==> try-tundra <==
==> flow/design.v <==
module decoder(
input [1:0]alu_fn,
output reg arith_enable,cmp_enable,logic_enable,shift_enable
);
always @(*) begin
        arith_enable=0;
        logic_enable=0;
        cmp_enable=0;
        shift_enable=0;
    case (alu_fn)
       2'b00: arith_enable=1;
       2'b01: logic_enable=1;
       2'b10: cmp_enable=1;
       2'b11: shift_enable=1;
    endcase
end
endmodule
module arith_unit#(parameter in_data_width=16,out_data_width=32)(
input signed [in_data_width-1:0]A,B,
input clk,rst,arith_enable,
input [1:0]alu_fn,
output  carry_out,
output reg arith_flag,
output reg signed[out_data_width-1:0]arith_out
);
assign carry_out=arith_out[in_data_width];
always @(posedge clk , negedge rst) begin
    if(!rst)begin
        arith_flag<=0;
        arith_out<=0;
    end
    else if(arith_enable) begin
        arith_flag<=1;
    case (alu_fn)
        2'b00: arith_out<=A + B;
        2'b01: arith_out<=A - B;
        2'b10: arith_out<=A * B;
        2'b11: arith_out<=(B == 0) ? 0 : A / B;
    endcase
    end
    else begin
        arith_flag<=0;
        arith_out<=0;
    end
end
endmodule
module logic_unit#(parameter in_data_width=16,out_data_width=16)(
input signed[in_data_width-1:0]  A,B,
input clk,rst,logic_enable,
input [1:0]alu_fn,
output reg logic_flag,
output reg [out_data_width-1:0]logic_out
);
reg logic_flag_next;
reg [out_data_width-1:0]logic_out_next;
always @(posedge clk , negedge rst) begin
    if(!rst)begin
        logic_out<=0;
        logic_flag<=0;
    end
    else begin
        logic_out<=logic_out_next;
        logic_flag<=logic_flag_next;
    end    
end
always @(*) begin
    if(logic_enable) begin
        logic_flag_next=1;
    case (alu_fn)
        2'b00: logic_out_next= A & B;
        2'b01: logic_out_next= A | B;
        2'b10: logic_out_next=~(A & B);
        2'b11: logic_out_next=~(A | B);
    endcase
    end
    else begin
        logic_flag_next=0;
        logic_out_next=0;
    end
end
endmodule
module cmp_unit#(parameter in_data_width=16,out_data_width=16)(
input [in_data_width-1:0]A,B,
input clk,rst,cmp_enable,
input [1:0]alu_fn,
output reg cmp_flag,
output reg [out_data_width-1:0]cmp_out
);
always @(posedge clk , negedge rst) begin
    if(!rst)begin
        cmp_out<=0;
        cmp_flag<=0;
    end
    else if(cmp_enable) begin
        cmp_flag<=1;
    case (alu_fn)
        2'b00: cmp_out<=0;
        2'b01: cmp_out<=(A==B)?1:0;
        2'b10: cmp_out<=(A>B)?2:0;
        2'b11: cmp_out<=(A<B)?3:0;
    endcase
    end
    else begin
        cmp_out<=0;
        cmp_flag<=0;
    end
end
endmodule
module shift_unit#(parameter in_data_width=16,out_data_width=16)(
input [in_data_width-1:0]A,B,
input clk,rst,shift_enable,
input [1:0]alu_fn,
output reg shift_flag,
output reg [out_data_width-1:0]shift_out
);
always @(posedge clk , negedge rst) begin
    if(!rst)begin
        shift_flag<=0;
        shift_out<=0;
    end
    else if(shift_enable) begin
        shift_flag<=1;
    case (alu_fn)
        2'b00: shift_out<=A>>1;
        2'b01: shift_out<=A<<1;
        2'b10: shift_out<=B>>1;
        2'b11: shift_out<=B<<1;
    endcase
    end
    else begin
        shift_flag<=0;
        shift_out<=0;
    end
end
endmodule
module parameterized_signed_alu #(parameter in_data_width=16,out_data_width=16,arith_out_data_width=32)(
input signed [in_data_width-1:0]A,B,
input clk,rst,
input [3:0]alu_fn,
output shift_flag,arith_flag,logic_flag,cmp_flag,carry_out,
output [out_data_width-1:0]shift_out,logic_out,cmp_out,
output signed[arith_out_data_width-1:0] arith_out
);
wire arith_enable,shift_enable,logic_enable,cmp_enable;
arith_unit dut0(
.A(A),
.B(B),
.clk(clk),
.rst(rst),
.arith_enable(arith_enable),
.alu_fn(alu_fn[1:0]),
.carry_out(carry_out),
.arith_flag(arith_flag),
.arith_out(arith_out)
);
logic_unit dut1(
.A(A),
.B(B),
.clk(clk),
.rst(rst),
.logic_enable(logic_enable),
.alu_fn(alu_fn[1:0]),
.logic_flag(logic_flag),
.logic_out(logic_out)
);
cmp_unit   dut2(
.A(A),
.B(B),
.clk(clk),
.rst(rst),
.cmp_enable(cmp_enable),
.alu_fn(alu_fn[1:0]),
.cmp_flag(cmp_flag),
.cmp_out(cmp_out)
);
shift_unit dut3(
.A(A),
.B(B),
.clk(clk),
.rst(rst),
.shift_enable(shift_enable),
.alu_fn(alu_fn[1:0]),
.shift_flag(shift_flag),
.shift_out(shift_out)
);
decoder dut4(
.alu_fn(alu_fn[3:2]),
.arith_enable(arith_enable),
.cmp_enable(cmp_enable),
.logic_enable(logic_enable),
.shift_enable(shift_enable)
);
endmodule
==> flow/run.sh <==
#!/bin/bash
# the make line also repeats each setting of config.mk as NAME=value (left out here)
make -C /OpenROAD-flow-scripts/flow DESIGN_CONFIG=/design/flow/config.mk WORK_HOME=/design/flow/orfs CLKGATE_MAP_FILE= finish
==> flow/config.mk <==
export PLATFORM = sky130hd
export DESIGN_NAME = parameterized_signed_alu
export DESIGN_NICKNAME = parameterized_signed_alu
export VERILOG_FILES = /design/flow/design.v
export SDC_FILE = /design/flow/constraint.sdc
export NUM_CORES = 4
export LEC_CHECK = 0
export ABC_AREA = 1
export CAP_MARGIN = 35
export CELL_PAD_IN_SITES_DETAIL_PLACEMENT = 0
export CORE_MARGIN = 2
export CORE_UTILIZATION = 68
export CTS_CLUSTER_DIAMETER = 27
export CTS_CLUSTER_SIZE = 74
export MAX_ROUTING_LAYER = met4
export SLEW_MARGIN = 40
==> flow/constraint.sdc <==
create_clock -name core_clock -period 116.0 [get_ports {clk}]
set_input_delay 23.2000 -clock core_clock [delete_from_list [all_inputs] [get_ports {clk}]]
set_output_delay 23.2000 -clock core_clock [all_outputs]
set_load 0.01 [all_outputs]
==> inputs of try-quartz, as changes to try-tundra <==
- CAP_MARGIN: 35 -> 20
- CELL_PAD_IN_SITES_DETAIL_PLACEMENT: 0 -> unset
- CORE_UTILIZATION: 68 -> 72
- CTS_CLUSTER_DIAMETER: 27 -> unset
- CTS_CLUSTER_SIZE: 74 -> 100
- MAX_ROUTING_LAYER: met4 -> unset
- PLACE_DENSITY: unset -> 0.43
- SLEW_MARGIN: 40 -> 20
==> flow/constraint.sdc (replaced) <==
create_clock -name core_clock -period 58.4 [get_ports {clk}]
set_input_delay 11.6800 -clock core_clock [delete_from_list [all_inputs] [get_ports {clk}]]
set_output_delay 11.6800 -clock core_clock [all_outputs]
set_load 0.01 [all_outputs]
==> inputs of try-indigo, as changes to try-tundra <==
- CAP_MARGIN: 35 -> 20
- CELL_PAD_IN_SITES_DETAIL_PLACEMENT: 0 -> unset
- CORE_UTILIZATION: 68 -> 72
- CTS_CLUSTER_DIAMETER: 27 -> unset
- CTS_CLUSTER_SIZE: 74 -> unset
- MAX_ROUTING_LAYER: met4 -> unset
- SLEW_MARGIN: 40 -> 20
==> flow/constraint.sdc (replaced) <==
create_clock -name core_clock -period 99.8 [get_ports {clk}]
set_input_delay 19.9600 -clock core_clock [delete_from_list [all_inputs] [get_ports {clk}]]
set_output_delay 19.9600 -clock core_clock [all_outputs]
set_load 0.01 [all_outputs]
==> inputs of try-raven, as changes to try-tundra <==
- ABC_AREA: 1 -> 0
- CORE_UTILIZATION: 68 -> 23
- CTS_CLUSTER_DIAMETER: 27 -> 164
- CTS_CLUSTER_SIZE: 74 -> 98
- SLEW_MARGIN: 40 -> 5
- TNS_END_PERCENT: unset -> 20
==> flow/constraint.sdc (replaced) <==
create_clock -name core_clock -period 86.1 [get_ports {clk}]
set_input_delay 17.2200 -clock core_clock [delete_from_list [all_inputs] [get_ports {clk}]]
set_output_delay 17.2200 -clock core_clock [all_outputs]
set_load 0.01 [all_outputs]
==> qor summary <==
| metric | try-quartz | try-tundra | try-raven | try-indigo |
|---|---|---|---|---|
| Tot GR Track Use | - | 41.2% | 20.1% | 43.0% |
| Crit-path max cell delay | - | 0.48 ns | 0.64 ns | 0.79 ns |
| Number of gates on the worst path with buffers counted | - | 597 | 308 | 600 |
| Final count of hold timing violations | - | 0 | 0 | 0 |
| Layer with the highest usage after global routing | - | met2 | met2 | met2 |
| Dominant kind of cell by area | - | combinational gates | combinational gates | combinational gates |
| Worst slew margin | - | 34.7% | 36.9% | 25.5% |
| Pin count of the biggest net entering global routing | - | 66 | 53 | 71 |
| Area fraction in and, or, nand and nor cells after synthesis | 25.9% | 25.9% | 21.2% | 25.9% |
| Final worst setup slack | - | 9.89 ns | 2.79 ns | 6.10 ns |
| Well tap count | - | 846 | 2495 | 773 |
| Outcome | aborted with a tool error | timing/DRC/antenna clean | timing/DRC/antenna clean | timing/DRC/antenna clean |
| Failing step | clock tree synthesis | - | - | - |
| Core Region | 59000 µm² | 62900 µm² | 188000 µm² | 59000 µm² |
| # rows | 89 | 92 | 159 | 89 |
| Final Max Tran Viols | - | 0 | 0 | 0 |
